==> inputs of pepper <==
Design WorkingFinal, start of the top module:
module WorkingFinal(input clk, input reset, input wire[15:0] mem_rdata, output wire[15:0] mem_addr, output wire[15:0] mem_wdata, output wire mem_we, output wire halt);
	wire[15:0] MemOut, IRout, AluOutLo, AluOutHi, ALUInA, ALUInB, ALUInC, PCin, PCout, MemAddr, OutBusB, DMRout, RegWD1;
	wire ccpcwrite, ccirwrite, ccA, ccB, ccw1;
	wire[2:0] ccC, RFinB, curstate;
	wire[3:0] opcodereg, ccaluop;
	wire[15:0] LOout,Bout, RegWD2,OutBusA,OutBusC,Aout,Cout,PCSrcIn1,AluSrcCIn1,AluSrcCIn2,AluSrcCIn3,AluSrcCIn4;
	wire wNZ, wire1, PCwrite1,ccw2,ccpcwritecond,cciord,ccmemread,ccmemwrite,ccpcinit;
	wire[1:0] ccpcsource,ccmemtoreg;
	ctrlckt  cc (clk,reset,IRout[15:12],ccw1,ccw2,ccpcwritecond,ccpcwrite,cciord,ccmemread,ccmemwrite,ccmemtoreg,ccirwrite,ccA,ccB,ccC,ccpcsource,ccaluop,ccpcinit,opcodereg,curstate);
	and(wire1,ccpcwritecond,wNZ);
	or(PCwrite1,wire1,ccpcwrite);
	Register PC (PCin,16'd0,PCout,PCwrite1,ccpcinit,clk);
	Mux2to1 IorD (cciord,PCout,LOout,MemAddr);
	assign mem_addr = MemAddr;
	assign mem_wdata = Bout;
	assign mem_we = ccmemwrite;
	assign MemOut = mem_rdata;
	assign halt = (curstate == 3'b010) && (IRout[15:13] == 3'b111);
  ...
make LEC_CHECK=0 CAP_MARGIN=10 CELL_PAD_IN_SITES_DETAIL_PLACEMENT=1 CELL_PAD_IN_SITES_GLOBAL_PLACEMENT=2 CORE_MARGIN=2 CORE_UTILIZATION=40 HOLD_SLACK_MARGIN=0.19 PLACE_DENSITY_LB_ADDON=0.02 SLEW_MARGIN=35 finish   # period 30.0 ns
run.sh (not shown) runs the stock make flow with config.mk's settings and CLKGATE_MAP_FILE=.
==> inputs of onyx, as changes to pepper <==
==> flow/config.mk (replaced) <==
export PLATFORM = sky130hd
export DESIGN_NAME = WorkingFinal
export DESIGN_NICKNAME = WorkingFinal
export VERILOG_FILES = /design/flow/design.v
export SDC_FILE = /design/flow/constraint.sdc
export NUM_CORES = 4
export LEC_CHECK = 0
export ABC_AREA = 1
export CAP_MARGIN = 20
export CORE_MARGIN = 2
export CORE_UTILIZATION = 64
export CTS_CLUSTER_SIZE = 99
export SLEW_MARGIN = 20
==> flow/constraint.sdc (replaced) <==
create_clock -name core_clock -period 17.9 [get_ports {clk}]
set_input_delay 3.5800 -clock core_clock [delete_from_list [all_inputs] [get_ports {clk}]]
set_output_delay 3.5800 -clock core_clock [all_outputs]
set_load 0.01 [all_outputs]
==> summary.txt <==
Implementation results.

The run finished with no timing, DRC or antenna violations. The combined area of all synthesized cells is 23800 um2. The first global-routing pass estimated roughly 160000 um of wire. The worst-case reg-to-reg path depth is 121.

Per the OpenROAD floorplan log, the height of the die is 248 um. For met1 alone, demand over resource in global routing was 48.6%. The detailed-route wire length is 111000 um.
That was pepper.
==> summary.txt <==
Numbers from the implementation run.

The top cell type's share of synthesized area is 13.1%. The die is about 190 um tall. The met1 track demand over resource is 89.2%. The weighted congestion at the end of routability-driven global placement is 1.13. Detailed placement reports a standard cell area of 27400 um2.

The tool reported: "[ERROR GRT-0116] Global routing finished with congestion. Check the congestion regions in the DRC Viewer". The flow did not finish. The flow halted during 5_1_grt.

After synthesis the cells add up to 22600 um2.
That was onyx.


==> inputs of tundra <==
Starting RTL as in the previous note.
==> flow/config.mk <==
export PLATFORM = sky130hd
export DESIGN_NAME = WorkingFinal
export DESIGN_NICKNAME = WorkingFinal
export VERILOG_FILES = /design/flow/design.v
export SDC_FILE = /design/flow/constraint.sdc
export NUM_CORES = 4
export LEC_CHECK = 0
export ABC_AREA = 0
export CAP_MARGIN = 10
export CELL_PAD_IN_SITES_DETAIL_PLACEMENT = 0
export CELL_PAD_IN_SITES_GLOBAL_PLACEMENT = 1
export CORE_MARGIN = 2
export CORE_UTILIZATION = 72
export CTS_CLUSTER_SIZE = 80
export GPL_ROUTABILITY_DRIVEN = 0
export HOLD_SLACK_MARGIN = 0.05
export PLACE_DENSITY = 0.65
export SETUP_SLACK_MARGIN = -1.68
export SLEW_MARGIN = 10
==> flow/constraint.sdc <==
create_clock -name core_clock -period 63.6 [get_ports {clk}]
set_input_delay 12.7200 -clock core_clock [delete_from_list [all_inputs] [get_ports {clk}]]
set_output_delay 12.7200 -clock core_clock [all_outputs]
set_load 0.01 [all_outputs]
==> inputs of amber, as changes to tundra <==
ABC_AREA = not set   (was 0)
CAP_MARGIN = 20   (was 10)
CELL_PAD_IN_SITES_GLOBAL_PLACEMENT = not set   (was 1)
CORE_UTILIZATION = 68   (was 72)
CTS_CLUSTER_SIZE = 65   (was 80)
HOLD_SLACK_MARGIN = not set   (was 0.05)
MIN_ROUTING_LAYER = met1   (was not set)
PLACE_DENSITY = not set   (was 0.65)
SETUP_SLACK_MARGIN = not set   (was -1.68)
SLEW_MARGIN = 20   (was 10)
TNS_END_PERCENT = 100   (was not set)
==> flow/constraint.sdc (replaced) <==
create_clock -name core_clock -period 18.7 [get_ports {clk}]
set_input_delay 3.7400 -clock core_clock [delete_from_list [all_inputs] [get_ports {clk}]]
set_output_delay 3.7400 -clock core_clock [all_outputs]
set_load 0.01 [all_outputs]
==> inputs of raven, as changes to tundra <==
ABC_AREA = not set   (was 0)
CAP_MARGIN = 15   (was 10)
CELL_PAD_IN_SITES_DETAIL_PLACEMENT = 1   (was 0)
CELL_PAD_IN_SITES_GLOBAL_PLACEMENT = not set   (was 1)
CORE_UTILIZATION = 40   (was 72)
CTS_CLUSTER_SIZE = not set   (was 80)
GPL_ROUTABILITY_DRIVEN = not set   (was 0)
HOLD_SLACK_MARGIN = not set   (was 0.05)
PLACE_DENSITY = not set   (was 0.65)
SETUP_SLACK_MARGIN = not set   (was -1.68)
SLEW_MARGIN = 0   (was 10)
==> flow/constraint.sdc (replaced) <==
create_clock -name core_clock -period 30.0 [get_ports {clk}]
set_input_delay 6.0000 -clock core_clock [delete_from_list [all_inputs] [get_ports {clk}]]
set_output_delay 6.0000 -clock core_clock [all_outputs]
set_load 0.01 [all_outputs]
==> inputs of lagoon, as changes to tundra <==
ABC_AREA = not set   (was 0)
CAP_MARGIN = 20   (was 10)
CELL_PAD_IN_SITES_DETAIL_PLACEMENT = not set   (was 0)
CELL_PAD_IN_SITES_GLOBAL_PLACEMENT = not set   (was 1)
CORE_UTILIZATION = 49   (was 72)
CTS_CLUSTER_SIZE = not set   (was 80)
GPL_ROUTABILITY_DRIVEN = not set   (was 0)
HOLD_SLACK_MARGIN = not set   (was 0.05)
PLACE_DENSITY = not set   (was 0.65)
SETUP_SLACK_MARGIN = not set   (was -1.68)
SLEW_MARGIN = 20   (was 10)
==> flow/constraint.sdc (replaced) <==
create_clock -name core_clock -period 29.0 [get_ports {clk}]
set_input_delay 5.8000 -clock core_clock [delete_from_list [all_inputs] [get_ports {clk}]]
set_output_delay 5.8000 -clock core_clock [all_outputs]
set_load 0.01 [all_outputs]
==> flow_summary.ini <==
; generated from flow reports
[final_timing]
slew-limit-headroom_pct = 23.6

[floorplan]
rows = 80
chip_area_sq_mm = 0.0503
core_area_sq_mm = 0.0477
die_width_microns = 224
floorplan.core_util_pct = 49.8

[run_status]
status = complete, no violations
# the run above: lagoon

==> flow_summary.ini <==
; yosys + openroad results
[run_status]
status = aborted with a tool error
stop_stage = global placement without I/O
first-error = [ERROR GPL-0301] Utilization 110.584 % exceeds 100%.

[floorplan]
chip_area_sq_mm = 0.0345
core_area_sq_mm = 0.0325
floorplan.core_util_pct = 73.0
rows = 66
die_width_microns = 186

[synthesis]
synth_top_flop_cell = dfxtp_1
# the run above: tundra

==> flow_summary.ini <==
; generated from flow reports
[floorplan]
rows = 89
floorplan.core_util_pct = 40.3
chip_area_sq_mm = 0.0614

[final_timing]
slew-limit-headroom_pct = 15.4

[run_status]
status = complete, no violations

[critical_path]
path_buffers = 6
# the run above: raven

==> flow_summary.ini <==
; yosys + openroad results
[floorplan]
floorplan.core_util_pct = 68.9
core_area_sq_mm = 0.0345
die_width_microns = 191
rows = 68
chip_area_sq_mm = 0.0364

[run_status]
status = aborted with a tool error
stop_stage = global routing
first-error = [ERROR GRT-0116] Global routing finished with congestion. Check the congestion regions in the DRC Viewer.
# the run above: amber

